// rv32i_core
module rv32i_core #(parameter XLEN=32, REG_COUNT=32)(
  input wire clk,
  input wire rst,
  input wire [31:0] instr,
  input wire [31:0] mem_rdata,
  output reg signed [31:0] pc,
  output wire [31:0] mem_addr,
  output wire [31:0] mem_wdata,
  output wire mem_we
);
clock: 6.19 ns
lec_check: 0
cap_margin: 20
core_margin: 2
core_utilization: 58
slew_margin: 20
run.sh (not shown) runs the stock make flow with config.mk's settings and CLKGATE_MAP_FILE=.
The first run produced a layout that fails on negative setup slack.
Next try:
--- a/flow/config.mk
+++ b/flow/config.mk
@@ -8,0 +9 @@
+export CELL_PAD_IN_SITES_DETAIL_PLACEMENT = 0
@@ -10 +11,3 @@
-export CORE_UTILIZATION = 58
+export CORE_UTILIZATION = 70
+export MIN_ROUTING_LAYER = met1
+export SETUP_SLACK_MARGIN = -0.4
@@ -11,0 +15 @@
+export TNS_END_PERCENT = 85
==> flow/constraint.sdc (replaced) <==
create_clock -name core_clock -period 5.99 [get_ports {clk}]
set_input_delay 1.1980 -clock core_clock [delete_from_list [all_inputs] [get_ports {clk}]]
set_output_delay 1.1980 -clock core_clock [all_outputs]
set_load 0.01 [all_outputs]
The new run failed in global routing (5_1_grt) on GRT-0232.
Die area fell by 17%.
Synthesized cell count stays the same.
Synthesized area stays the same.
Next try:
--- a/flow/config.mk
+++ b/flow/config.mk
@@ -7,0 +8 @@
+export ABC_AREA = 1
@@ -9,3 +10,9 @@
-export CELL_PAD_IN_SITES_DETAIL_PLACEMENT = 0
-export CORE_MARGIN = 2
-export CORE_UTILIZATION = 70
+export CELL_PAD_IN_SITES_DETAIL_PLACEMENT = 2
+export CORE_ASPECT_RATIO = 0.66
+export CORE_MARGIN = 6
+export CORE_UTILIZATION = 56
+export CTS_CLUSTER_SIZE = 95
+export GPL_ROUTABILITY_DRIVEN = 0
+export GPL_TIMING_DRIVEN = 0
+export HOLD_SLACK_MARGIN = 0.28
+export MAX_ROUTING_LAYER = met5
@@ -13 +20,2 @@
-export SETUP_SLACK_MARGIN = -0.4
+export PLACE_DENSITY = 0.68
+export SETUP_SLACK_MARGIN = 1.29
@@ -15 +23 @@
-export TNS_END_PERCENT = 85
+export TNS_END_PERCENT = 60
==> flow/constraint.sdc (replaced) <==
create_clock -name core_clock -period 14.5 [get_ports {clk}]
set_input_delay 2.9000 -clock core_clock [delete_from_list [all_inputs] [get_ports {clk}]]
set_output_delay 2.9000 -clock core_clock [all_outputs]
set_load 0.01 [all_outputs]
After rerunning:
- This time the run died in detailed placement (3_5_place_dp) (DPL-0033)
- area after synthesis rose by 3.7%
- die area goes up by 35%
- synthesized cell count climbs by 51%
Next try:
==> flow/config.mk (replaced) <==
export PLATFORM = sky130hd
export DESIGN_NAME = rv32i_core
export DESIGN_NICKNAME = rv32i_core
export VERILOG_FILES = /design/flow/design.v
export SDC_FILE = /design/flow/constraint.sdc
export NUM_CORES = 4
export LEC_CHECK = 0
export CAP_MARGIN = 20
export CORE_MARGIN = 2
export CORE_UTILIZATION = 59
export SLEW_MARGIN = 20
==> flow/constraint.sdc (replaced) <==
create_clock -name core_clock -period 6.0 [get_ports {clk}]
set_input_delay 1.2000 -clock core_clock [delete_from_list [all_inputs] [get_ports {clk}]]
set_output_delay 1.2000 -clock core_clock [all_outputs]
set_load 0.01 [all_outputs]
With this change the flow finished but fails on negative setup slack.
Die size came out lower by 12%.
Synthesized cell count falls by 34%.
Area after synthesis is lower by 3.5%.

========
The RTL this note starts from:
==> flow/design.v <==
`timescale 1ns / 1ps
module alu(
  input wire [31:0] a,
  input wire [31:0] b,
  input wire [2:0] funct3,
  input wire [6:0] funct7,
  input wire [6:0] opcode,
  output reg [31:0] result
);
  always @(*) begin
    case (funct3)
      3'b000: result = (opcode == 7'b0110011 && funct7 == 7'b0100000) ? a - b : a + b;   
      3'b111: result = a & b;                                                           
      3'b110: result = a | b;                                                           
      3'b100: result = a ^ b;                                                           
      3'b001: result = a << b[4:0];                                                     
      3'b101: result = (funct7 == 7'b0100000) ? $signed(a) >>> b[4:0] : a >> b[4:0];     
      3'b010: result = ($signed(a) < $signed(b)) ? 32'b1 : 32'b0;                        
      3'b011: result = (a < b) ? 32'b1 : 32'b0;                                           
      default: result = 32'hDEAD_BEEF;
    endcase
  end
endmodule
`timescale 1ns/1ps
module reg_file (input wire clk, input wire [4:0] rs1, rs2, rd, input wire we, input wire [31:0] wd, output wire [31:0] rd1, rd2);
  reg [31:0] regs [0:31];
  assign rd1=(rs1==0)?0:regs[rs1];
  assign rd2=(rs2==0)?0:regs[rs2];
  always @(posedge clk) begin
    if (we && rd!=0)
      regs[rd]<=wd;
  end
endmodule
`timescale 1ns / 1ps
module rv32i_core #(parameter XLEN=32, REG_COUNT=32)(
  input wire clk,
  input wire rst,
  input wire [31:0] instr,
  input wire [31:0] mem_rdata,
  output reg signed [31:0] pc,
  output wire [31:0] mem_addr,
  output wire [31:0] mem_wdata,
  output wire mem_we
);
  reg [31:0] instr_reg;
  reg [31:0] pc_reg;
  wire [6:0] opcode = instr_reg[6:0];
  wire [4:0] rd     = instr_reg[11:7];
  wire [2:0] funct3 = instr_reg[14:12];
  wire [4:0] rs1    = instr_reg[19:15];
  wire [4:0] rs2    = instr_reg[24:20];
  wire [6:0] funct7 = instr_reg[31:25];
  wire signed [31:0] imm_i = $signed({{20{instr_reg[31]}}, instr_reg[31:20]});
  wire signed [31:0] imm_s = $signed({{20{instr_reg[31]}}, instr_reg[31:25], instr_reg[11:7]});
  wire signed [31:0] imm_b = $signed({{19{instr_reg[31]}}, instr_reg[31], instr_reg[7], instr_reg[30:25], instr_reg[11:8], 1'b0});
  wire [31:0]         imm_u = {instr_reg[31:12], 12'b0};
  wire signed [31:0] imm_j = $signed({{11{instr_reg[31]}}, instr_reg[31], instr_reg[19:12], instr_reg[20], instr_reg[30:21], 1'b0});
  wire [31:0] reg_rdata1, reg_rdata2;
  wire [31:0] writeback_data;
  wire writeback_en;
  reg_file regfile (
    .clk(clk),
    .rs1(rs1),
    .rs2(rs2),
    .rd(rd),
    .we(writeback_en),
    .wd(writeback_data),
    .rd1(reg_rdata1),
    .rd2(reg_rdata2)
  );
  wire [31:0] alu_operand_b = (opcode == 7'b0010011 || opcode == 7'b0000011 || opcode == 7'b1100111) ? imm_i :
                              (opcode == 7'b0100011) ? imm_s :
                              reg_rdata2;
  wire [31:0] alu_result;
  alu alu_inst (
    .a(reg_rdata1),
    .b(alu_operand_b),
    .funct3(funct3),
    .funct7(funct7),
    .opcode(opcode),
    .result(alu_result)
  );
  assign writeback_en = (opcode == 7'b0010011 ||   
                         opcode == 7'b0110011 ||   
                         opcode == 7'b0000011 ||   
                         opcode == 7'b1101111 ||   
                         opcode == 7'b1100111 ||   
                         opcode == 7'b0010111 ||   
                         opcode == 7'b0110111);    
  assign writeback_data = (opcode == 7'b0000011) ? mem_rdata :
                          (opcode == 7'b1101111 || opcode == 7'b1100111) ? pc_reg + 4 :
                          (opcode == 7'b0010111 || opcode == 7'b0110111) ? imm_u :
                          alu_result;
  reg [31:0] mem_addr_reg, mem_wdata_reg;
  reg mem_we_reg;
  assign mem_addr  = mem_addr_reg;
  assign mem_wdata = mem_wdata_reg;
  assign mem_we    = mem_we_reg;
  reg branch_taken;
  reg signed [31:0] branch_target;
  always @(*) begin
    branch_taken  = 0;
    branch_target = pc_reg + 4;
    if (opcode == 7'b1100011) begin
      case (funct3)
        3'b000: branch_taken = (reg_rdata1 == reg_rdata2);
        3'b001: branch_taken = (reg_rdata1 != reg_rdata2);
        3'b100: branch_taken = ($signed(reg_rdata1) < $signed(reg_rdata2));
        3'b101: branch_taken = ($signed(reg_rdata1) >= $signed(reg_rdata2));
        3'b110: branch_taken = (reg_rdata1 < reg_rdata2);
        3'b111: branch_taken = (reg_rdata1 >= reg_rdata2);
      endcase
      branch_target = pc_reg + imm_b;
    end
  end
  always @(posedge clk or posedge rst) begin
    if (rst) begin
      pc <= 0;
      pc_reg <= 0;
      instr_reg <= 0;
      mem_addr_reg <= 0;
      mem_wdata_reg <= 0;
      mem_we_reg <= 0;
    end else begin
      pc_reg <= pc;
      instr_reg <= instr;
      case (opcode)
        7'b1100011: pc <= branch_taken ? branch_target : pc_reg + 4;
        7'b1101111: pc <= pc_reg + imm_j;
        7'b1100111: pc <= (reg_rdata1 + imm_i) & ~32'b1;
        default:    pc <= pc_reg + 4;
      endcase
      mem_we_reg <= 0;
      case (opcode)
        7'b0100011: begin
          mem_addr_reg  <= reg_rdata1 + imm_s;
          mem_wdata_reg <= reg_rdata2;
          mem_we_reg    <= 1;
        end
        7'b0000011: begin
          mem_addr_reg <= reg_rdata1 + imm_i;
        end
      endcase
    end
  end
endmodule
clock: 5.18 ns
lec_check: 0
cap_margin: 20
core_margin: 2
core_utilization: 66
cts_cluster_size: 40
slew_margin: 20
The first run never finished: it broke off in global routing on GRT-0116.
Change:
Settings changed: CELL_PAD_IN_SITES_DETAIL_PLACEMENT set to 0, CORE_UTILIZATION 66 to 58, CTS_CLUSTER_SIZE 40 to not set, MIN_ROUTING_LAYER set to met1, SETUP_SLACK_MARGIN set to -0.4, TNS_END_PERCENT set to 5.
Clock period 5.18 ns to 5.24 ns, I/O delays scaled along.
=> With this change the flow finished with negative setup slack left; area after synthesis is unchanged; die area came out higher by 14%; synthesized cell count is unchanged.
Change:
Settings changed: CELL_PAD_IN_SITES_DETAIL_PLACEMENT 0 to 1, CELL_PAD_IN_SITES_GLOBAL_PLACEMENT set to 3, CORE_UTILIZATION 58 to 45, MIN_ROUTING_LAYER met1 to met2, SETUP_SLACK_MARGIN -0.4 to not set, TNS_END_PERCENT 5 to not set.
Clock period 5.24 ns to 9.0 ns, I/O delays scaled along.
After rerunning: With this change the flow stopped in global routing, error GRT-0116. Die area grows by about 30%. Synthesized area does not change. Synthesized cell count stays the same.

========
// rv32i_core: RTL as listed in full above, without the edits since
clock: 9.0 ns
lec_check: 0
cap_margin: 20
core_margin: 4
core_utilization: 40
cts_cluster_size: 95
slew_margin: 20
The starting point produced a clean layout.
Then changed:
--- a/flow/config.mk
+++ b/flow/config.mk
@@ -8,5 +8,4 @@
 export CAP_MARGIN = 20
-export CORE_MARGIN = 4
-export CORE_UTILIZATION = 40
-export CTS_CLUSTER_SIZE = 95
+export CORE_MARGIN = 2
+export CORE_UTILIZATION = 52
 export SLEW_MARGIN = 20
==> flow/constraint.sdc (replaced) <==
create_clock -name core_clock -period 8.68 [get_ports {clk}]
set_input_delay 1.7360 -clock core_clock [delete_from_list [all_inputs] [get_ports {clk}]]
set_output_delay 1.7360 -clock core_clock [all_outputs]
set_load 0.01 [all_outputs]
=> Die size went down by a quarter to a third. Core utilization went up by 13 points. Non-clock buffer count went up by 32. Total power went up slightly. Critical path depth went up by 3. Clock-buffer cell count went down by 18. Routed wire length went up slightly. Worst setup slack gets worse by 0.20 ns. Combinational power went up by a few percent. Cell area went down slightly. Register-to-register slack gets worse by 0.20 ns.
Then changed:
--- a/flow/config.mk
+++ b/flow/config.mk
@@ -7,5 +7,13 @@
 export LEC_CHECK = 0
+export ABC_AREA = 1
 export CAP_MARGIN = 20
+export CELL_PAD_IN_SITES_DETAIL_PLACEMENT = 0
 export CORE_MARGIN = 2
-export CORE_UTILIZATION = 52
+export CORE_UTILIZATION = 70
+export CTS_CLUSTER_DIAMETER = 345
+export CTS_CLUSTER_SIZE = 65
+export MIN_ROUTING_LAYER = met1
+export PLACE_DENSITY = 0.64
+export SETUP_SLACK_MARGIN = -0.4
 export SLEW_MARGIN = 20
+export TNS_END_PERCENT = 85
==> flow/constraint.sdc (replaced) <==
create_clock -name core_clock -period 4.57 [get_ports {clk}]
set_input_delay 0.9140 -clock core_clock [delete_from_list [all_inputs] [get_ports {clk}]]
set_output_delay 0.9140 -clock core_clock [all_outputs]
set_load 0.01 [all_outputs]
This time the run stopped in 5_1_grt (GRT-0232).
Area after synthesis climbs by 3.7%.
Die size came out lower by about 23%.
Synthesized cell count increases by 51%.
Then changed:
==> flow/config.mk (replaced) <==
export PLATFORM = sky130hd
export DESIGN_NAME = rv32i_core
export DESIGN_NICKNAME = rv32i_core
export VERILOG_FILES = /design/flow/design.v
export SDC_FILE = /design/flow/constraint.sdc
export NUM_CORES = 4
export LEC_CHECK = 0
export CAP_MARGIN = 20
export CORE_MARGIN = 2
export CORE_UTILIZATION = 52
export PLACE_DENSITY = 0.42
export SLEW_MARGIN = 20
==> flow/constraint.sdc (replaced) <==
create_clock -name core_clock -period 5.64 [get_ports {clk}]
set_input_delay 1.1280 -clock core_clock [delete_from_list [all_inputs] [get_ports {clk}]]
set_output_delay 1.1280 -clock core_clock [all_outputs]
set_load 0.01 [all_outputs]
What happened: The new run finished with negative setup slack left; area after synthesis came out lower by 3.5%; die size grows by 29%; synthesized cell count went down by 34%.

========
// rv32i_core: RTL as listed in full above, without the edits since
clock: 9.0 ns
lec_check: 0
cap_margin: 20
core_margin: 2
core_utilization: 45
slew_margin: 20
The starting point ran to the end with no violations.
Then changed:
- CELL_PAD_IN_SITES_DETAIL_PLACEMENT: default -> 0
- CORE_UTILIZATION: 45 -> 66
- MIN_ROUTING_LAYER: default -> met1
- SETUP_SLACK_MARGIN: default -> -0.4
- TNS_END_PERCENT: default -> 85
- clock period: 9.0 -> 5.24 ns (I/O delays scaled with it)
Effect:
- The new run stopped in global routing (5_1_grt)
- area after synthesis does not change
- die area fell by 32%
- synthesized cell count stays the same
No activity file was given, so power comes from the tool's default toggle rates.
